== run A ==
==> flow/design.v (excerpt) <==
module path_math
    (input [11:0] location,  
     input [11:0] target,  
     input [4:0] current_orientation,  
     input clock,
     input enable,
     input reset,
     output reg done,
	  output reg [4:0] needed_orientation,  
     output reg [11:0] move_command);
Size: about 5,600 cells after synthesis, ~290 flip-flops, roughly 50 I/O pins, roughly 0.044 mm² of cells after synthesis.
Settings: LEC_CHECK=0, ABC_AREA=1, CAP_MARGIN=20, CELL_PAD_IN_SITES_DETAIL_PLACEMENT=0, CORE_ASPECT_RATIO=1.07, CORE_MARGIN=2, CORE_UTILIZATION=16, CTS_CLUSTER_DIAMETER=328, GPL_ROUTABILITY_DRIVEN=0, GPL_TIMING_DRIVEN=1, MAX_ROUTING_LAYER=met4, PLACE_DENSITY_LB_ADDON=0.27, SETUP_SLACK_MARGIN=-0.87, SLEW_MARGIN=35, TNS_END_PERCENT=15; clock period 10.1 ns.
run.sh (not shown) runs the stock make flow with config.mk's settings and CLKGATE_MAP_FILE=.
Run A reached the end of the flow, and the finished layout is clean on the timing, DRC and antenna checks.
Inputs modified between run A and run B:
Settings: changing CELL_PAD_IN_SITES_DETAIL_PLACEMENT from 0 to 1; changing CORE_UTILIZATION from 16 to 30; changing SETUP_SLACK_MARGIN from -0.87 to -0.43; changing PLACE_DENSITY_LB_ADDON from 0.27 to 0.09.
### Flow results
- The wire length reported by the detailed router in run B was higher than what run A gave.
- Going from run A to run B, the area growth from synthesis to layout was found to have gone down by 5.4 points.
- ~same clock-cell share of area in run B and run A
- Final area (higher): run A
- Run A -> run B: worst hold slack flat
- Compared to run A, run B has post-route worst setup slack 0.039 ns lower.
- Count of routing violations after the opening detailed-route iteration was higher in the run labelled run A.
- The flow did not stop early for run B: all stages ran, and the layout cleared the timing, DRC and antenna checks.
Edits applied to the flow inputs when going from run B to run C:
Settings: clearing SETUP_SLACK_MARGIN, which used to be -0.43; clearing MAX_ROUTING_LAYER, which used to be met4; putting CTS_CLUSTER_SIZE at 32 where nothing was set; clearing CELL_PAD_IN_SITES_DETAIL_PLACEMENT, which used to be 1; clearing PLACE_DENSITY_LB_ADDON, which used to be 0.09; clearing GPL_ROUTABILITY_DRIVEN, which used to be 0; swapping 30 for 72 in CORE_UTILIZATION; clearing GPL_TIMING_DRIVEN, which used to be 1; clearing CORE_ASPECT_RATIO, which used to be 1.07; clearing CTS_CLUSTER_DIAMETER, which used to be 328; clearing TNS_END_PERCENT, which used to be 15; swapping 35 for 20 in SLEW_MARGIN; clearing ABC_AREA, which used to be 1; swapping 10.1 for 7.75 in the clock period (ns, I/O delays scaled along).
Findings:
Completing all stages was not enough for run C: its layout failed the final checks because of setup timing. Synthesized area: run C vs run B down 6.4%. Summary of run C over run B: part of the cycle the worst path needs higher; final critical-path setup slack lower. Against run B as the reference, run C delivers a higher slew at the pin closest to its max-slew limit. [compare] base=run B new=run C: chip area line of the yosys report lost about 6.4%, non-clock inverter instance count of the final layout decreased by about 33% relative to the old numbers. The worst path required time reported for run C is smaller than that of run B by 2.50 ns. Higher clock-cell share of area goes to run B over run C.


the baseline:
path_math again, from the RTL that the note above started with.
export LEC_CHECK = 0
export ABC_AREA = 1
export CAP_MARGIN = 20
export CORE_MARGIN = 2
export CORE_UTILIZATION = 72
export CTS_CLUSTER_SIZE = 15
export PLACE_DENSITY_LB_ADDON = 0.16
export SETUP_SLACK_MARGIN = 1.89
export SLEW_MARGIN = 20
create_clock -name core_clock -period 11.8 [get_ports {clock}]
The baseline | stages: all done | timing, DRC, antenna: all pass
Input-level comparison between the candidate and the baseline:
Settings: clearing PLACE_DENSITY_LB_ADDON, which used to be 0.16; clearing CTS_CLUSTER_SIZE, which used to be 15; clearing ABC_AREA, which used to be 1; swapping 1.89 for 2.18 in SETUP_SLACK_MARGIN; swapping 72 for 58 in CORE_UTILIZATION; swapping 11.8 for 8.71 in the clock period (ns, I/O delays scaled along).
Total of max-cap violations came out exactly the same in the candidate and the baseline.
Sort the candidate and the baseline by overall chip area asc -> top: the baseline
Taking the baseline as the reference, in the candidate row count has increased, xor/xnor share of the synthesized area has increased.
Summary: with the baseline as the reference, yosys stat cell total in the candidate moved down by more than 10%.
The candidate ends up with a final-layout worst hold slack that is 14 ps higher than in the baseline.
Going from the baseline to the candidate, area added between synthesis and finish grows by 14 points.
Diff the candidate and the baseline: total wirelength of the detailed-routed design higher in the baseline
Nothing crashed in the candidate and all stages finished; the problem is that the final layout failed, the offending checks being negative setup slack.


path_math again, from the RTL that the note above started with.
clock: 8.41 ns
lec_check: 0
abc_area: 1
cap_margin: 20
core_margin: 2
core_utilization: 65
slew_margin: 20
Next try:
ABC_AREA = not set   (was 1)
CORE_UTILIZATION = 61   (was 65)
CTS_CLUSTER_SIZE = 47   (was not set)
SETUP_SLACK_MARGIN = -0.86   (was not set)
clock period = 8.71 ns   (was 8.41 ns; I/O delays follow)
=> This time the run completed and failed the layout checks on negative setup slack; global-route usage decreases by 5.2 points; non-clock buffer count shrinks by 108; design area shrinks by 9.7%; routed wire length decreases by 18%; clock-buffer cell count climbs by 5.
Next try:
CORE_UTILIZATION = 72   (was 61)
CTS_CLUSTER_SIZE = not set   (was 47)
MAX_ROUTING_LAYER = met4   (was not set)
SETUP_SLACK_MARGIN = not set   (was -0.86)
clock period = 7.36 ns   (was 8.71 ns; I/O delays follow)
The new run ran to the end with violations: negative setup slack.
Die size came out lower by about a fifth.
Synthesized area does not change.
Final area came out higher by a few percent.
Hold slack stays flat.
Routed wire length came out higher by a quarter to a third.
Non-clock buffer count came out higher by 99.
Clock-buffer cell count came out lower by 6.
Global-route usage came out higher by 14 points.
Next try:
CORE_UTILIZATION = 40   (was 72)
MAX_ROUTING_LAYER = not set   (was met4)
clock period = 11.0 ns   (was 7.36 ns; I/O delays follow)
Effect:
- The new run passed the timing, DRC and antenna checks
- final cell count is higher by 3.5%
- flip-flop count stays the same
- utilization is lower by 43 points
- final area is lower by 8.9%
Next try:
CORE_UTILIZATION = 66   (was 40)
CTS_CLUSTER_SIZE = 47   (was not set)
MAX_ROUTING_LAYER = met4   (was not set)
SETUP_SLACK_MARGIN = -0.86   (was not set)
clock period = 9.65 ns   (was 11.0 ns; I/O delays follow)
The new run finished but failed the layout checks on negative setup slack.
Routed wire length shrinks by a few percent.
Global-route usage climbs by 13 points.
Utilization came out higher by 30 points.
Sequential cell count stays the same.
Via count goes up by a few percent.
Worst setup slack got worse by 0.83 ns.


run 1:
Starting RTL as in the previous note.
Settings: LEC_CHECK=0, CAP_MARGIN=10, CORE_MARGIN=2, CORE_UTILIZATION=72, CTS_CLUSTER_SIZE=32, SETUP_SLACK_MARGIN=-0.68, SLEW_MARGIN=20; clock period 7.75 ns.
What the final checks of run 1 revealed, after a flow that finished every stage, was a layout that fails on setup timing.
diff inputs: run 1 => run 2
# run 1
export LEC_CHECK = 0
export CAP_MARGIN = 10
export CORE_MARGIN = 2
export CORE_UTILIZATION = 72
export CTS_CLUSTER_SIZE = 32
export SETUP_SLACK_MARGIN = -0.68
export SLEW_MARGIN = 20
create_clock -name core_clock -period 7.75 [get_ports {clock}]
# run 2
export LEC_CHECK = 0
export CAP_MARGIN = 20
export CORE_MARGIN = 2
export CORE_UTILIZATION = 40
export SLEW_MARGIN = 20
create_clock -name core_clock -period 12.0 [get_ports {clock}]
Results
- Comparing run 1 and run 2, the higher setup skew after layout is on run 1.
- Run 2 vs run 1: worst setup slack before clock tree synthesis up
- Diff run 1 -> run 2: total core area now sits higher; arrival time at the worst endpoint now sits higher; combined buffer and inverter count along the critical path now sits lower; flop share of the area now sits higher.
- Run 2 against run 1: first-pass GRT wire length lower, design area lower.
- Diff run 2..run 1 | fraction of synthesized cell area in xor and xnor cells | unchanged
- [diff] post-route worst setup slack, run 2 relative to run 1: improvement
- Run 2 closes out successfully: all stages finished, all timing, DRC and antenna checks passed.
- Relative to run 1, met1 track demand over resource in global routing has decreased by 19 points in run 2.
The following lists how run 3 was set up differently from run 2:
# run 2
export LEC_CHECK = 0
export CAP_MARGIN = 20
export CORE_MARGIN = 2
export CORE_UTILIZATION = 40
export SLEW_MARGIN = 20
create_clock -name core_clock -period 12.0 [get_ports {clock}]
# run 3
export LEC_CHECK = 0
export ABC_AREA = 1
export CAP_MARGIN = 20
export CELL_PAD_IN_SITES_DETAIL_PLACEMENT = 2
export CELL_PAD_IN_SITES_GLOBAL_PLACEMENT = 3
export CORE_ASPECT_RATIO = 0.64
export CORE_MARGIN = 10
export CORE_UTILIZATION = 46
export CTS_CLUSTER_DIAMETER = 117
export CTS_CLUSTER_SIZE = 16
export GPL_TIMING_DRIVEN = 0
export HOLD_SLACK_MARGIN = 0.06
export MAX_ROUTING_LAYER = met4
export SETUP_SLACK_MARGIN = 3.22
export SLEW_MARGIN = 20
export TNS_END_PERCENT = 30
create_clock -name core_clock -period 12.0 [get_ports {clock}]
==> comparison <==
No final results exist for run 3, since it was stopped by error GPL-0301 during global placement (3_3_place_gp). For the average cell area after synthesis, run 3 came in 17% lower than run 2 did. Run 2 -> run 3: area of the synthesized netlist per yosys stat increased by a few percent. In the flow results for run 2 and run 3, the core area is larger on run 2.
Changes in run 4 relative to run 3:
# run 3
export LEC_CHECK = 0
export ABC_AREA = 1
export CAP_MARGIN = 20
export CELL_PAD_IN_SITES_DETAIL_PLACEMENT = 2
export CELL_PAD_IN_SITES_GLOBAL_PLACEMENT = 3
export CORE_ASPECT_RATIO = 0.64
export CORE_MARGIN = 10
export CORE_UTILIZATION = 46
export CTS_CLUSTER_DIAMETER = 117
export CTS_CLUSTER_SIZE = 16
export GPL_TIMING_DRIVEN = 0
export HOLD_SLACK_MARGIN = 0.06
export MAX_ROUTING_LAYER = met4
export SETUP_SLACK_MARGIN = 3.22
export SLEW_MARGIN = 20
export TNS_END_PERCENT = 30
create_clock -name core_clock -period 12.0 [get_ports {clock}]
# run 4
export LEC_CHECK = 0
export CAP_MARGIN = 20
export CORE_MARGIN = 2
export CORE_UTILIZATION = 44
export SLEW_MARGIN = 20
create_clock -name core_clock -period 11.0 [get_ports {clock}]
Findings:
No stage failed in run 4, and the final checks on the layout all came back clean.
Total core area, run 3 and run 4: smaller value in run 4
Against run 3, run 4 reports a chip height that is higher.
Cell count after synthesis (lower): run 4
Measured against each other, run 3 and run 4 differ in share of synthesized cell area in full adder, half adder and majority cells, the lower figure coming from run 3.
Across both runs, die area was lower for run 4 than for run 3.
Of run 3 and run 4, the run reporting the lower chip area from the yosys synthesis statistics was run 4.
Diff run 3 -> run 4: xor/xnor share of the synthesized area picked up an extra 3.0 points; summed instance area of the synthesized netlist lost about 6.4%.
Comparing run 3 and run 4, area fraction in mux cells is lower on run 3.
Input changes introduced in run 5 (baseline for comparison: run 4):
# run 4
export LEC_CHECK = 0
export CAP_MARGIN = 20
export CORE_MARGIN = 2
export CORE_UTILIZATION = 44
export SLEW_MARGIN = 20
create_clock -name core_clock -period 11.0 [get_ports {clock}]
# run 5
export LEC_CHECK = 0
export ABC_AREA = 1
export CAP_MARGIN = 20
export CORE_MARGIN = 2
export CORE_UTILIZATION = 72
export CTS_CLUSTER_SIZE = 15
export SETUP_SLACK_MARGIN = -0.81
export SLEW_MARGIN = 20
create_clock -name core_clock -period 8.22 [get_ports {clock}]
==> results <==
STATUS run=run 5 STAGES=ALL_DONE FINAL_CHECKS=FAILED CAUSE=setup timing. Non-clock buffer count grows by more than 100% when moving from run 4 to run 5. Per the comparison of run 5 with run 4, proportion of synthesized area in mux cells decreased by 1.9 points relative to the old numbers; global-route usage increased by 22 points relative to the old numbers; minimum setup slack in the final design decreased by 1160 ps relative to the old numbers.
